==> flow/design.v (excerpt) <==
module sig_16_hw #(parameter K=16,DWIDTH=32,EXPONENT_WIDTH=8, BIAS=8'd127)(input [DWIDTH-1:0] x_in,input clk,start,rst,output reg valid, output [DWIDTH-1:0] y_out);
wire [EXPONENT_WIDTH-1:0] exp_wo_bias,exp_wo_bias_1st;									
wire [K-1:0] c_out;
wire [DWIDTH-1:0] rm_data,rm_pos_1,rm_neg_1;
wire [9:0] cmp_ip,c1_in2,c2_in2,c3_in2,c4_in2,c5_in2,c6_in2,c7_in2,c8_in2,c9_in2,c10_in2,c11_in2,c12_in2,c13_in2,c14_in2,c15_in2,c16_in2;			 
wire cmp_op;
reg x_gre_3,x_neg_pos,x_sp_case,x_sp_case_2nd;
reg x_neg_pos_1st,x_neg_pos_2nd;
reg x_gre_3_2nd;
reg ip_adder_ready;
wire x_gre_3_1st;
wire [$clog2(K)-1:0] pe_addr;
wire [1:0] sp_addr;
wire sp_case;
wire [DWIDTH-1:0] sp_data,rm_neg_calculate_data,rm_neg_data;
wire [EXPONENT_WIDTH+4:0] cmp_ip_1st;
wire [DWIDTH-1:0] rm_neg_05,rm_pos_05;
wire valid_sub_1st,valid_sub_2nd;
reg start_ip;
reg [DWIDTH-1:0] x;
parameter IDLE_WAIT=3'd0,START=3'd1,ADD_WAIT=3'd2,WAIT_1=3'd3,WAIT_2=3'd4,DONE=3'd5;
reg [2:0] present_state, next_state;
wire adder_rst;
assign exp_wo_bias_1st= (x[DWIDTH-2:DWIDTH-EXPONENT_WIDTH-1] - BIAS);							 
assign exp_wo_bias= exp_wo_bias_1st[EXPONENT_WIDTH-1]?(~(exp_wo_bias_1st)+1'b1):(exp_wo_bias_1st);		
  ...
Size: roughly 1900 cells after synthesis, about 220 flip-flops, roughly 68 I/O pins, ~0.015 mm² of cells after synthesis.
==> flow/config.mk <==
export PLATFORM = sky130hd
export DESIGN_NAME = sig_16_hw
export DESIGN_NICKNAME = sig_16_hw
export VERILOG_FILES = /design/flow/design.v
export SDC_FILE = /design/flow/constraint.sdc
export NUM_CORES = 4
export LEC_CHECK = 0
export CAP_MARGIN = 20
export CORE_ASPECT_RATIO = 0.9
export CORE_MARGIN = 2
export CORE_UTILIZATION = 72
export CTS_CLUSTER_DIAMETER = 27
export CTS_CLUSTER_SIZE = 14
export MAX_ROUTING_LAYER = met4
export PLACE_DENSITY_LB_ADDON = 0.2
export SETUP_SLACK_MARGIN = 1.87
export SLEW_MARGIN = 20
==> flow/constraint.sdc <==
create_clock -name core_clock -period 7.38 [get_ports {clk}]
set_input_delay 1.4760 -clock core_clock [delete_from_list [all_inputs] [get_ports {clk}]]
set_output_delay 1.4760 -clock core_clock [all_outputs]
set_load 0.01 [all_outputs]
run.sh (not shown) runs the stock make flow with config.mk's settings and CLKGATE_MAP_FILE=.
The first run failed in global routing (5_1_grt).
Then changed:
Settings changed: ABC_AREA set to 1, CORE_ASPECT_RATIO 0.9 to not set, CTS_CLUSTER_DIAMETER 27 to not set, CTS_CLUSTER_SIZE 14 to not set, MAX_ROUTING_LAYER met4 to not set, PLACE_DENSITY set to 0.66, PLACE_DENSITY_LB_ADDON 0.2 to not set, SETUP_SLACK_MARGIN 1.87 to not set.
Clock period 7.38 ns to 5.27 ns, I/O delays scaled along.
Now the flow reached the layout checks and failed them: negative setup slack.
Area after synthesis increases by about 0.45%.
Die size increases by 0.43%.
Synthesized cell count increases by 23%.
Then changed:
Settings changed: PLACE_DENSITY 0.66 to 0.6.
Clock period 5.27 ns to 12.6 ns, I/O delays scaled along.
The new run completed with no timing, DRC or antenna violations.
Fmax goes down by about 13%.
Worst hold slack gets worse by 0.014 ns.
First-iteration DRC count goes down by about 33%.
Setup slack gets better by 6.4 ns.
Synthesized cell count is unchanged.
Total power goes down by about 60%.
Sequential power goes down by about 60%.
Then changed:
Settings changed: ABC_AREA 1 to not set, CORE_UTILIZATION 72 to 60, PLACE_DENSITY 0.6 to not set.
Clock period 12.6 ns to 4.56 ns, I/O delays scaled along.
After rerunning:
- This time the run ran to the end with violations: negative setup slack
- clock-buffer cell count goes down by 5
- clock power came out higher to 2.8 times its value
- critical path depth falls by 10

* * *

sig_16_hw again, from the RTL that the note above started with.
export LEC_CHECK = 0
export CAP_MARGIN = 20
export CELL_PAD_IN_SITES_DETAIL_PLACEMENT = 0
export CORE_MARGIN = 2
export CORE_UTILIZATION = 68
export GPL_ROUTABILITY_DRIVEN = 0
export GPL_TIMING_DRIVEN = 1
export MAX_ROUTING_LAYER = met4
export PLACE_DENSITY_LB_ADDON = 0.02
export SETUP_SLACK_MARGIN = 0.1
export SLEW_MARGIN = 20
export TNS_END_PERCENT = 50
create_clock -name core_clock -period 6.87 [get_ports {clk}]
The starting point completed with no timing, DRC or antenna violations.
Next try:
- CELL_PAD_IN_SITES_DETAIL_PLACEMENT: 0 -> unset
- CORE_UTILIZATION: 68 -> 40
- GPL_ROUTABILITY_DRIVEN: 0 -> unset
- GPL_TIMING_DRIVEN: 1 -> unset
- MAX_ROUTING_LAYER: met4 -> unset
- PLACE_DENSITY: unset -> 0.6
- PLACE_DENSITY_LB_ADDON: 0.02 -> unset
- SETUP_SLACK_MARGIN: 0.1 -> -0.7
- TNS_END_PERCENT: 50 -> unset
- clock period: 6.87 -> 7.91 ns (I/O delays scaled with it)
Outcome: Critical path depth does not change. Wire length came out higher by 3.7%. Cell area came out higher by 1.8%. Worst hold slack loses 0.0093 ns.
Next try:
- ABC_AREA: unset -> 1
- CORE_UTILIZATION: 40 -> 68
- PLACE_DENSITY: 0.6 -> unset
- SETUP_SLACK_MARGIN: -0.7 -> 1.71
- clock period: 7.91 -> 5.93 ns (I/O delays scaled with it)
Now the flow reached the layout checks and failed them: setup timing.
Area after synthesis rose slightly.
Power increases by well over a third.
Final area climbs by a little under a tenth.
First-iteration DRC count climbs by well over a third.
Next try:
- ABC_AREA: 1 -> unset
- CORE_UTILIZATION: 68 -> 72
- PLACE_DENSITY: unset -> 0.65
- SETUP_SLACK_MARGIN: 1.71 -> unset
- clock period: 5.93 -> 5.72 ns (I/O delays scaled with it)
What happened:
- The changed run finished but failed the layout checks on setup timing
- combinational power went down by 30%
- worst setup slack loses 0.050 ns
- design area goes down by 4.2%
- via count goes down by 7.0%
- fmax rose by 2.7%
- sequential share of layout area climbs by 1.3 points
- utilization climbs by 2.1 points
- final cell count falls by 18%
Next try:
- CORE_UTILIZATION: 72 -> 40
- GPL_ROUTABILITY_DRIVEN: unset -> 0
- GPL_TIMING_DRIVEN: unset -> 0
- PLACE_DENSITY: 0.65 -> unset
- clock period: 5.72 -> 10.0 ns (I/O delays scaled with it)
The changed run completed without violations.
First-iteration DRC count shrinks by well over a third.
Sequential power shrinks by well over a third.
Via count shrinks by a little under a tenth.
Routed wire length shrinks by a few percent.
Design area shrinks slightly.
Register-to-register slack gets better by 2.7 ns.
Final cell count grows by roughly a tenth.
Next try:
- ABC_AREA: unset -> 1
- CORE_UTILIZATION: 40 -> 72
- GPL_ROUTABILITY_DRIVEN: 0 -> unset
- GPL_TIMING_DRIVEN: 0 -> unset
- PLACE_DENSITY: unset -> 0.35
- clock period: 10.0 -> 4.77 ns (I/O delays scaled with it)
Outcome: The new run finished with setup timing left. Global-route usage goes up by 23 points. Power goes up by 130%. Worst setup slack got worse by 3.7 ns. Core utilization goes up by 43 points. Fmax goes up by 25%. Routed wire length goes up by 19%. Clock skew goes up by 0.0079 ns.

* * *

run A:
Starting RTL as in the previous note.
Settings: LEC_CHECK=0, ABC_AREA=0, CAP_MARGIN=20, CORE_MARGIN=2, CORE_UTILIZATION=40, CTS_CLUSTER_DIAMETER=191, GPL_ROUTABILITY_DRIVEN=0, GPL_TIMING_DRIVEN=0, MAX_ROUTING_LAYER=met4, PLACE_DENSITY_LB_ADDON=0.17, SETUP_SLACK_MARGIN=2.48, SLEW_MARGIN=20; clock period 10.0 ns.
Run A: flow completed, timing, DRC and antenna clean
### run A -> run B
- SETUP_SLACK_MARGIN removed (was 2.48)
- MAX_ROUTING_LAYER changed from met4 to met5
- GPL_TIMING_DRIVEN changed from 0 to 1
- CORE_UTILIZATION changed from 40 to 33
- HOLD_SLACK_MARGIN newly set to 0.07
- MIN_ROUTING_LAYER newly set to met2
- GPL_ROUTABILITY_DRIVEN changed from 0 to 1
- CAP_MARGIN changed from 20 to 0
- CORE_ASPECT_RATIO newly set to 0.72
- Every run in the comparison, run B and run A, completed the flow with a clean layout.
- Routed length on met3 grows by more than 100% when moving from run A to run B.
- Run B against run A: data arrival time of the critical path saw an increase; met2 wire length saw an increase.
- Looking at proportion of total power due to net switching, run B sits 2.3 points higher than run A does.
- When the final numbers for run B and run A were put side by side, the register-to-register slack turned out to be greater in run A.
- Core occupancy in the finished layout delta for run B relative to run A: 9.2 points lower
#### Input delta (run C over run B)
- CORE_UTILIZATION: 33 -> 40
- GPL_TIMING_DRIVEN: 1 -> unset
- CORE_ASPECT_RATIO: 0.72 -> unset
- GPL_ROUTABILITY_DRIVEN: 1 -> unset
- PLACE_DENSITY_LB_ADDON: 0.17 -> unset
- CTS_CLUSTER_DIAMETER: 191 -> unset
- HOLD_SLACK_MARGIN: 0.07 -> unset
- CAP_MARGIN: 0 -> 20
- PLACE_DENSITY: unset -> 0.6
- ABC_AREA: 0 -> unset
- MIN_ROUTING_LAYER: met2 -> unset
- MAX_ROUTING_LAYER: met5 -> unset
## What came out
Re number of DRC markers in iteration 0: run B was higher than run C.
Length of the first detailed-routing pass in iterations: run C vs run B down 9
Via count of the first global-routing pass: run C vs run B down 8,770
Run C vs run B on first-pass GRT wire length: run C is the lower one.
Going from run B to run C, the final cell count was found to have gone down by 4.4%.
Clock period minus final worst setup slack for run C is lower than for run B.
Run C vs. run B: worst hold path cell count picked up an extra 1; end-of-flow core utilization went up by 8.3 points; clock-cell share of area increased by 0.65 points relative to the old numbers.
Here is what was changed in the inputs of run D compared with run C.
- changing the clock period (ns, I/O delays scaled along) from 10.0 to 7.91
--- outcome ---
- Run D: PASS, flow complete, no timing, DRC or antenna violations
- In the tables for run D and run C, met1 capacity usage during global routing reads lower with run C.
- [run D] fraction of area in clock buffers and inverters fell 0.63 points relative to run C
- Run D vs run C: maximum ir drop on the vdd rail up by more than a quarter
- Fmax: run D above run C

* * *

## yarrow
sig_16_hw again, from the RTL that the note above started with.
export LEC_CHECK = 0
export CAP_MARGIN = 0
export CELL_PAD_IN_SITES_DETAIL_PLACEMENT = 0
export CELL_PAD_IN_SITES_GLOBAL_PLACEMENT = 2
export CORE_MARGIN = 2
export CORE_UTILIZATION = 40
export GPL_ROUTABILITY_DRIVEN = 0
export MIN_ROUTING_LAYER = met2
export PLACE_DENSITY = 0.6
export SLEW_MARGIN = 15
create_clock -name core_clock -period 10.0 [get_ports {clk}]
yarrow completed end to end with timing, DRC and antenna clean.
## Diff of input files: nickel against yarrow
# yarrow
export LEC_CHECK = 0
export CAP_MARGIN = 0
export CELL_PAD_IN_SITES_DETAIL_PLACEMENT = 0
export CELL_PAD_IN_SITES_GLOBAL_PLACEMENT = 2
export CORE_MARGIN = 2
export CORE_UTILIZATION = 40
export GPL_ROUTABILITY_DRIVEN = 0
export MIN_ROUTING_LAYER = met2
export PLACE_DENSITY = 0.6
export SLEW_MARGIN = 15
create_clock -name core_clock -period 10.0 [get_ports {clk}]
# nickel
export LEC_CHECK = 0
export ABC_AREA = 0
export CAP_MARGIN = 0
export CELL_PAD_IN_SITES_DETAIL_PLACEMENT = 2
export CELL_PAD_IN_SITES_GLOBAL_PLACEMENT = 2
export CORE_MARGIN = 2
export CORE_UTILIZATION = 52
export CTS_CLUSTER_SIZE = 61
export GPL_ROUTABILITY_DRIVEN = 0
export MAX_ROUTING_LAYER = met4
export MIN_ROUTING_LAYER = met2
export PLACE_DENSITY_LB_ADDON = 0.24
export SLEW_MARGIN = 25
export TNS_END_PERCENT = 20
create_clock -name core_clock -period 10.0 [get_ports {clk}]
## What came out
- Between nickel and yarrow, the number of library cell types mapped by synthesis does not differ in any meaningful way.
- Between yarrow and nickel, the difference in chip area estimate from yosys synthesis is negligible.
- nickel failed in detailed placement with DPL-0033.
- Between nickel and yarrow, it is nickel whose die height is lower, by 24 µm.
- From yarrow to nickel the numbers moved as follows: die size shrank by 0.0091 mm², initial core utilization increased 12 points, gate count of the mapped netlist held steady.
- Going from yarrow to nickel, horizontal die size went down, placeable core area -22%.
- nickel against yarrow: arithmetic-cell share of the synthesized area counting full adders, half adders and majority gates shows no meaningful change; simple-gate share of the synthesized area flat.
Changes in cedar relative to nickel:
# nickel
export LEC_CHECK = 0
export ABC_AREA = 0
export CAP_MARGIN = 0
export CELL_PAD_IN_SITES_DETAIL_PLACEMENT = 2
export CELL_PAD_IN_SITES_GLOBAL_PLACEMENT = 2
export CORE_MARGIN = 2
export CORE_UTILIZATION = 52
export CTS_CLUSTER_SIZE = 61
export GPL_ROUTABILITY_DRIVEN = 0
export MAX_ROUTING_LAYER = met4
export MIN_ROUTING_LAYER = met2
export PLACE_DENSITY_LB_ADDON = 0.24
export SLEW_MARGIN = 25
export TNS_END_PERCENT = 20
create_clock -name core_clock -period 10.0 [get_ports {clk}]
# cedar
export LEC_CHECK = 0
export ABC_AREA = 1
export CAP_MARGIN = 0
export CELL_PAD_IN_SITES_DETAIL_PLACEMENT = 2
export CELL_PAD_IN_SITES_GLOBAL_PLACEMENT = 2
export CORE_MARGIN = 2
export CORE_UTILIZATION = 40
export GPL_ROUTABILITY_DRIVEN = 0
export MAX_ROUTING_LAYER = met4
export MIN_ROUTING_LAYER = met2
export PLACE_DENSITY_LB_ADDON = 0.24
export SETUP_SLACK_MARGIN = 0.27
export SLEW_MARGIN = 25
create_clock -name core_clock -period 10.0 [get_ports {clk}]
Results
The flow ended early for nickel: it failed with a tool error in detailed placement.
cedar completed; timing, DRC and antenna clean
Number of enable-type register cells in the synthesized netlist came out exactly the same in nickel and cedar.
Area fraction in and, or, nand and nor cells: cedar > nickel
Relative to nickel, xor/xnor share of the synthesized area has gone down in cedar.
Cell count in the Yosys report ends up lower on nickel.
Going from nickel to cedar, AND-OR/OR-AND share of the synthesized area shrinks by 14 points.
Relative to nickel, the die size measured on cedar has increased by more than a quarter.
Compared with nickel, in cedar area of the core went up, cell area after synthesis climbed 0.45%, sequential area share after synthesis lost 0.15 points.
Looking at chip area line of the yosys report, cedar sits 0.45% higher than nickel does.
Number of instances in the synthesized netlist is higher on cedar

* * *

ember:
Starting RTL as in the previous note.
clock: 5.43 ns
lec_check: 0
abc_area: 1
cap_margin: 0
cell_pad_in_sites_detail_placement: 0
core_margin: 2
core_utilization: 68
cts_cluster_diameter: 189
gpl_routability_driven: 0
gpl_timing_driven: 1
max_routing_layer: met4
place_density: 0.35
setup_slack_margin: 0.73
slew_margin: 20
tns_end_percent: 50
Nothing crashed in ember and all stages finished; the problem is that the final layout failed, the offending checks being negative setup slack.
### ember -> violet
- a deleted TNS_END_PERCENT that had been 50
- a change of CTS_CLUSTER_DIAMETER from 189 to 355
- a deleted MAX_ROUTING_LAYER that had been met4
- a deleted GPL_ROUTABILITY_DRIVEN that had been 0
- a deleted GPL_TIMING_DRIVEN that had been 1
- a change of PLACE_DENSITY from 0.35 to 0.65
- an added HOLD_SLACK_MARGIN of -0.1
- a change of CORE_UTILIZATION from 68 to 72
- a deleted SETUP_SLACK_MARGIN that had been 0.73
- a deleted CELL_PAD_IN_SITES_DETAIL_PLACEMENT that had been 0
- violet finished all stages; layout check result: FAIL, due to negative setup slack.
- No crash in ember: every stage finished, but the layout fails its final checks due to negative setup slack.
- Number of cells on the critical path came out exactly the same in ember and violet.
- The part of the power in registers of violet falls short of that of ember by 0.6 points.
- Relative to ember, setup slack has gone up in violet.
The following lists how raven was set up differently from violet:
- PLACE_DENSITY_LB_ADDON newly set to 0.02
- CTS_CLUSTER_DIAMETER changed from 355 to 189
- PLACE_DENSITY removed (was 0.65)
- GPL_TIMING_DRIVEN newly set to 1
- CORE_UTILIZATION changed from 72 to 68
- CELL_PAD_IN_SITES_DETAIL_PLACEMENT newly set to 0
- GPL_ROUTABILITY_DRIVEN newly set to 0
- TNS_END_PERCENT newly set to 50
- CAP_MARGIN changed from 0 to 20
- HOLD_SLACK_MARGIN removed (was -0.1)
- MAX_ROUTING_LAYER newly set to met4
- SETUP_SLACK_MARGIN newly set to 0.1
Results
- None of the runs violet and raven ends with a clean layout.
- violet: all stages done; final checks FAILED (negative setup slack).
- Compared with violet, raven shows arrival time of the worst setup path lower by 0.45 ns.
- Going from violet to raven, tightest hold margin closely matched the old numbers, total chip power decreased by 1.4% relative to the old numbers, total routing usage reported by global routing decreased by 2.6 points relative to the old numbers.
- For violet, the termination of the worst setup path was subtractor_neg_2nd.final_mantissa[22]$_SDFFE_PP0P_, unlike raven, where it was subtractor_neg_2nd.final_mantissa[21]$_SDFFE_PP0P_.
- raven vs. violet: maximum frequency increased by about 7% relative to the old numbers; post-synthesis async set-or-reset flop share held; worst slew margin relative to its limit climbed 2.6 points.
- Compare violet and raven | share of the clock period used by the worst path after layout higher: violet
- On via count of the first global-routing pass: between violet and raven, it ends up lower for raven.
- The summed negative setup slack over all endpoints in raven was higher than what violet gave.
Power is estimated from default activity; no workload was simulated.
